==> flow/design.v <==
module baud_gen #(
    parameter DIV_WIDTH = 20
)(
    input  wire                 clk,
    input  wire                 rst_n,
    input  wire [DIV_WIDTH-1:0] divisor,
    output reg                  tick_16x
);
    reg [DIV_WIDTH-1:0] counter;
    always @(posedge clk or negedge rst_n) begin
        if (!rst_n) begin
            counter  <= 0;
            tick_16x <= 0;
        end else begin
            if (divisor <= 1) begin
                tick_16x <= 1'b0;
                counter  <= 0;
            end
            else if (counter == divisor - 1) begin
                tick_16x <= 1'b1;
                counter  <= 0;
            end 
            else begin
                tick_16x <= 1'b0;
                counter  <= counter + 1;
            end
        end
    end
endmodule
module sync_fifo #(
    parameter DATA_WIDTH = 8,
    parameter DEPTH      = 16
)(
    input  wire                  clk,
    input  wire                  rst_n,
    input  wire                  wr_en,
    input  wire [DATA_WIDTH-1:0] din,
    input  wire                  rd_en,
    output wire [DATA_WIDTH-1:0] dout,  
    output wire                  full,
    output wire                  empty
);
    localparam PTR_WIDTH = $clog2(DEPTH);
    reg [DATA_WIDTH-1:0] mem [0:DEPTH-1];
    reg [PTR_WIDTH:0]    count;
    reg [PTR_WIDTH-1:0]  wr_ptr, rd_ptr;
    assign dout  = mem[rd_ptr];
    assign full  = (count == DEPTH);
    assign empty = (count == 0);
    always @(posedge clk or negedge rst_n) begin
        if (!rst_n) begin
            count  <= 0;
            wr_ptr <= 0;
            rd_ptr <= 0;
        end else begin
            case ({wr_en && !full, rd_en && !empty})
                2'b10: begin  
                    mem[wr_ptr] <= din;
                    wr_ptr      <= (wr_ptr == DEPTH-1) ? 0 : wr_ptr + 1;
                    count       <= count + 1;
                end
                2'b01: begin  
                    rd_ptr      <= (rd_ptr == DEPTH-1) ? 0 : rd_ptr + 1;
                    count       <= count - 1;
                end
                2'b11: begin  
                    mem[wr_ptr] <= din;
                    wr_ptr      <= (wr_ptr == DEPTH-1) ? 0 : wr_ptr + 1;
                    rd_ptr      <= (rd_ptr == DEPTH-1) ? 0 : rd_ptr + 1;
                end
                default: ; 
            endcase
        end
    end
endmodule
module uart_tx (
    input  wire       clk,
    input  wire       rst_n,
    input  wire       tx_start,     
    input  wire [7:0] din,          
    input  wire       s_tick,
    output reg        tx_busy,     
    output reg        tx
);
    localparam [1:0] IDLE=0, START=1, DATA=2, STOP=3;
    reg [1:0] state, next_state;
    reg [3:0] s_count;
    reg [2:0] n_count;
    reg [7:0] tx_reg;
    always @(posedge clk or negedge rst_n) begin
        if (!rst_n) begin
            state   <= IDLE;
            s_count <= 0;
            n_count <= 0;
            tx_reg  <= 0;
            tx      <= 1'b1;
        end else begin
            state <= next_state;
            case (state)
                IDLE: begin
                    tx <= 1'b1;
                    if (tx_start) begin
                        tx_reg  <= din;
                        s_count <= 0;
                    end
                end
                START: begin
                    tx <= 1'b0;
                    n_count <= 0; 
                    if (s_tick) s_count <= (s_count == 15) ? 0 : s_count + 1;
                end
                DATA: begin
                    tx <= tx_reg[0];  
                    if (s_tick) begin
                        if (s_count == 15) begin
                            s_count <= 0;
                            tx_reg  <= tx_reg >> 1;
                            if (n_count < 7) n_count <= n_count + 1;
                        end else s_count <= s_count + 1;
                    end
                end
                STOP: begin
                    tx <= 1'b1;
                    if (s_tick) begin
                        if (s_count == 15) s_count <= 0;
                        else s_count <= s_count + 1;
                    end
                end
            endcase
        end
    end
    always @(*) begin
        next_state = state;
        tx_busy    = 1'b1; 
        case (state)
            IDLE: begin
                tx_busy = 1'b0; 
                if (tx_start) next_state = START;
            end
            START: if (s_tick && s_count == 15) next_state = DATA;
            DATA:  if (s_tick && s_count == 15 && n_count == 7) next_state = STOP;
            STOP:  if (s_tick && s_count == 15) next_state = IDLE;
        endcase
    end
endmodule
module uart_rx (
    input  wire       clk,
    input  wire       rst_n,
    input  wire       rx,          
    input  wire       s_tick,
    output reg  [7:0] dout,
    output reg        rx_done_tick
);
    localparam [1:0] IDLE=0, START=1, DATA=2, STOP=3;
    reg [1:0] state, next_state;
    reg [3:0] s_count;
    reg [2:0] n_count;
    reg [7:0] rx_reg;
    always @(posedge clk or negedge rst_n) begin
        if (!rst_n) begin
            state   <= IDLE;
            s_count <= 0;
            n_count <= 0;
            rx_reg  <= 0;
            dout    <= 0;
            rx_done_tick <= 0;
        end else begin
            state <= next_state;
            rx_done_tick <= 1'b0;
            case (state)
                IDLE: if (~rx) s_count <= 0;
                START: begin
                    n_count <= 0;  
                    if (s_tick) s_count <= (s_count == 7) ? 0 : s_count + 1;
                end
                DATA: if (s_tick) begin
                    if (s_count == 15) begin
                        s_count <= 0;
                        rx_reg <= {rx, rx_reg[7:1]};
                        if (n_count < 7) n_count <= n_count + 1;
                    end else s_count <= s_count + 1;
                end
                STOP: if (s_tick) begin
                    if (s_count == 15) begin
                         rx_done_tick <= 1'b1;
                         dout <= rx_reg;
                         s_count <= 0;
                    end else s_count <= s_count + 1;
                end
            endcase
        end
    end
    always @(*) begin
        next_state = state;
        case (state)
            IDLE:  if (~rx) next_state = START;
            START: if (s_tick && s_count == 7) next_state = (~rx) ? DATA : IDLE;
            DATA:  if (s_tick && s_count == 15 && n_count == 7) next_state = STOP;
            STOP:  if (s_tick && s_count == 15) next_state = IDLE;
        endcase
    end
endmodule
    module apb_uart (
    input  wire        pclk,
    input  wire        presetn,
    input  wire [31:0] paddr,
    input  wire        psel,
    input  wire        penable,
    input  wire        pwrite,
    input  wire [31:0] pwdata,
    output reg  [31:0] prdata,
    output wire        pready,
    output wire        pslverr,
    output wire        tx_o,
    input  wire        rx_i
);
    initial begin
        if (16 < 2) $error("FIFO DEPTH must be >= 2");
    end
    wire rst_n = presetn; 
    assign pready  = 1'b1;   
    assign pslverr = 1'b0;
    reg rx_sync1, rx_sync2;
    always @(posedge pclk or negedge rst_n) begin
        if (!rst_n) begin
            rx_sync1 <= 1'b1;
            rx_sync2 <= 1'b1;
        end else begin
            rx_sync1 <= rx_i;
            rx_sync2 <= rx_sync1; 
        end
    end
    reg  [19:0] baud_divisor;
    wire        s_tick;
    wire [7:0]  tx_fifo_out, rx_fifo_out, rx_data_raw;
    wire        tx_full, tx_empty, rx_full, rx_empty;
    wire        rx_done_tick;
    wire        uart_tx_busy;
    reg         tx_fifo_rd_en;
    reg         uart_tx_start;
    reg  [7:0]  uart_tx_data_latched;
    wire wr_en = psel & penable & pwrite;
    wire rd_en = psel & penable & ~pwrite;
    wire [3:0] addr = paddr[3:0];
    localparam [1:0] S_TX_IDLE = 0, S_TX_POP = 1, S_TX_START = 2;
    reg [1:0] tx_fsm_state;
    always @(posedge pclk or negedge rst_n) begin
        if (!rst_n) begin
            tx_fsm_state   <= S_TX_IDLE;
            tx_fifo_rd_en  <= 0;
            uart_tx_start  <= 0;
            uart_tx_data_latched <= 0;
        end else begin
            tx_fifo_rd_en <= 0;
            uart_tx_start <= 0;
            case (tx_fsm_state)
                S_TX_IDLE: begin
                    if (!tx_empty && !uart_tx_busy && !uart_tx_start) begin  
                        tx_fifo_rd_en <= 1; 
                        uart_tx_data_latched <= tx_fifo_out;
                        tx_fsm_state <= S_TX_START;
                    end
                end
                S_TX_START: begin
                    uart_tx_start <= 1; 
                    tx_fsm_state  <= S_TX_IDLE;
                end
                default: tx_fsm_state <= S_TX_IDLE;
            endcase
        end
    end
    always @(posedge pclk or negedge rst_n) begin
        if (!rst_n) baud_divisor <= 20'd325;
        else if (wr_en && addr == 4'h08) baud_divisor <= pwdata[19:0];
    end
    always @(*) begin
        prdata = 32'b0;
        case (addr)
            4'h00: prdata = {24'b0, rx_fifo_out}; 
            4'h04: prdata = {30'b0, rx_empty, tx_full};
            4'h08: prdata = {12'b0, baud_divisor};
            default: prdata = 32'b0;
        endcase
    end
    baud_gen #(.DIV_WIDTH(20)) u_baud (
        .clk(pclk), .rst_n(rst_n),
        .divisor(baud_divisor), .tick_16x(s_tick)
    );
    sync_fifo #(.DATA_WIDTH(8), .DEPTH(16)) u_tx_fifo (
        .clk(pclk), .rst_n(rst_n),
        .wr_en(wr_en && (addr == 4'h00)),
        .din(pwdata[7:0]),
        .rd_en(tx_fifo_rd_en), 
        .dout(tx_fifo_out), 
        .full(tx_full), .empty(tx_empty)
    );
    uart_tx u_tx (
        .clk(pclk), .rst_n(rst_n),
        .tx_start(uart_tx_start),
        .din(uart_tx_data_latched),
        .s_tick(s_tick),
        .tx_busy(uart_tx_busy),
        .tx(tx_o)
    );
    sync_fifo #(.DATA_WIDTH(8), .DEPTH(16)) u_rx_fifo (
        .clk(pclk), .rst_n(rst_n),
        .wr_en(rx_done_tick),
        .din(rx_data_raw),
        .rd_en(rd_en && (addr == 4'h00)),
        .dout(rx_fifo_out),
        .full(rx_full), .empty(rx_empty)
    );
    uart_rx u_rx (
        .clk(pclk), .rst_n(rst_n),
        .rx(rx_sync2), 
        .s_tick(s_tick),
        .dout(rx_data_raw),
        .rx_done_tick(rx_done_tick)
    );
endmodule
export LEC_CHECK = 0
export ABC_AREA = 1
export CAP_MARGIN = 0
export CORE_ASPECT_RATIO = 1.03
export CORE_MARGIN = 2
export CORE_UTILIZATION = 72
export CTS_CLUSTER_DIAMETER = 354
export CTS_CLUSTER_SIZE = 24
export GPL_ROUTABILITY_DRIVEN = 0
export HOLD_SLACK_MARGIN = 0.29
export MIN_ROUTING_LAYER = met1
export PLACE_DENSITY_LB_ADDON = 0.01
export SETUP_SLACK_MARGIN = -0.09
export SLEW_MARGIN = 20
create_clock -name core_clock -period 2.71 [get_ports {pclk}]
run.sh (not shown) runs the stock make flow with config.mk's settings and CLKGATE_MAP_FILE=.
The starting point produced a layout that fails on setup timing.
Then changed:
Settings changed: ABC_AREA 1 to not set, CAP_MARGIN 0 to 20, CORE_ASPECT_RATIO 1.03 to not set, CORE_UTILIZATION 72 to 58, CTS_CLUSTER_DIAMETER 354 to not set, CTS_CLUSTER_SIZE 24 to not set, GPL_ROUTABILITY_DRIVEN 0 to not set, HOLD_SLACK_MARGIN 0.29 to not set, MIN_ROUTING_LAYER met1 to not set, PLACE_DENSITY_LB_ADDON 0.01 to not set, SETUP_SLACK_MARGIN -0.09 to not set.
Clock period 2.71 ns to 4.79 ns, I/O delays scaled along.
Effect: Now the flow produced a clean layout. Final area drops by 1.7%. Power drops by 31%. Worst setup slack gets better by 690 ps. Sequential cell count does not change. Clock-buffer cell count climbs by 27. Hold slack gets better by 7.0 ps.
Then changed:
Settings changed: CORE_UTILIZATION 58 to 40.
Clock period 4.79 ns to 2.76 ns, I/O delays scaled along.
After rerunning: The changed run completed, yet does not pass: setup timing. Register-to-register slack is worse by 1300 ps. Utilization fell by 16 points. Worst hold slack loses 5.3 ps. Count of clock-buffer cells in the layout shrinks by 7. Total power climbs by 79%. Worst setup slack got worse by 690 ps.
Then changed:
Clock period 2.76 ns to 4.88 ns, I/O delays scaled along.
Outcome: This time the run ran to the end with no violations; sequential power came out lower by about 43%; count of clock-buffer cells in the layout rises by 1; setup slack gains 920 ps; final area falls by 8.8%; die size stays the same; sequential share of layout area climbs by 4.9 points; flip-flop count is unchanged; global-route usage fell by 1.7 points; utilization falls by 4.5 points.
Then changed:
Settings changed: ABC_AREA set to 1, CORE_UTILIZATION 40 to 17, PLACE_DENSITY_LB_ADDON set to 0.14.
Clock period 4.88 ns to 7.75 ns, I/O delays scaled along.
Outcome: The new run finished with timing, DRC and antenna clean. Worst setup slack improved by 1800 ps. Utilization decreases by 26 points. Flip-flop count is unchanged. Design area goes up by a little under a tenth.
Power figures rest on the tool's default switching activity, not on a simulated workload.
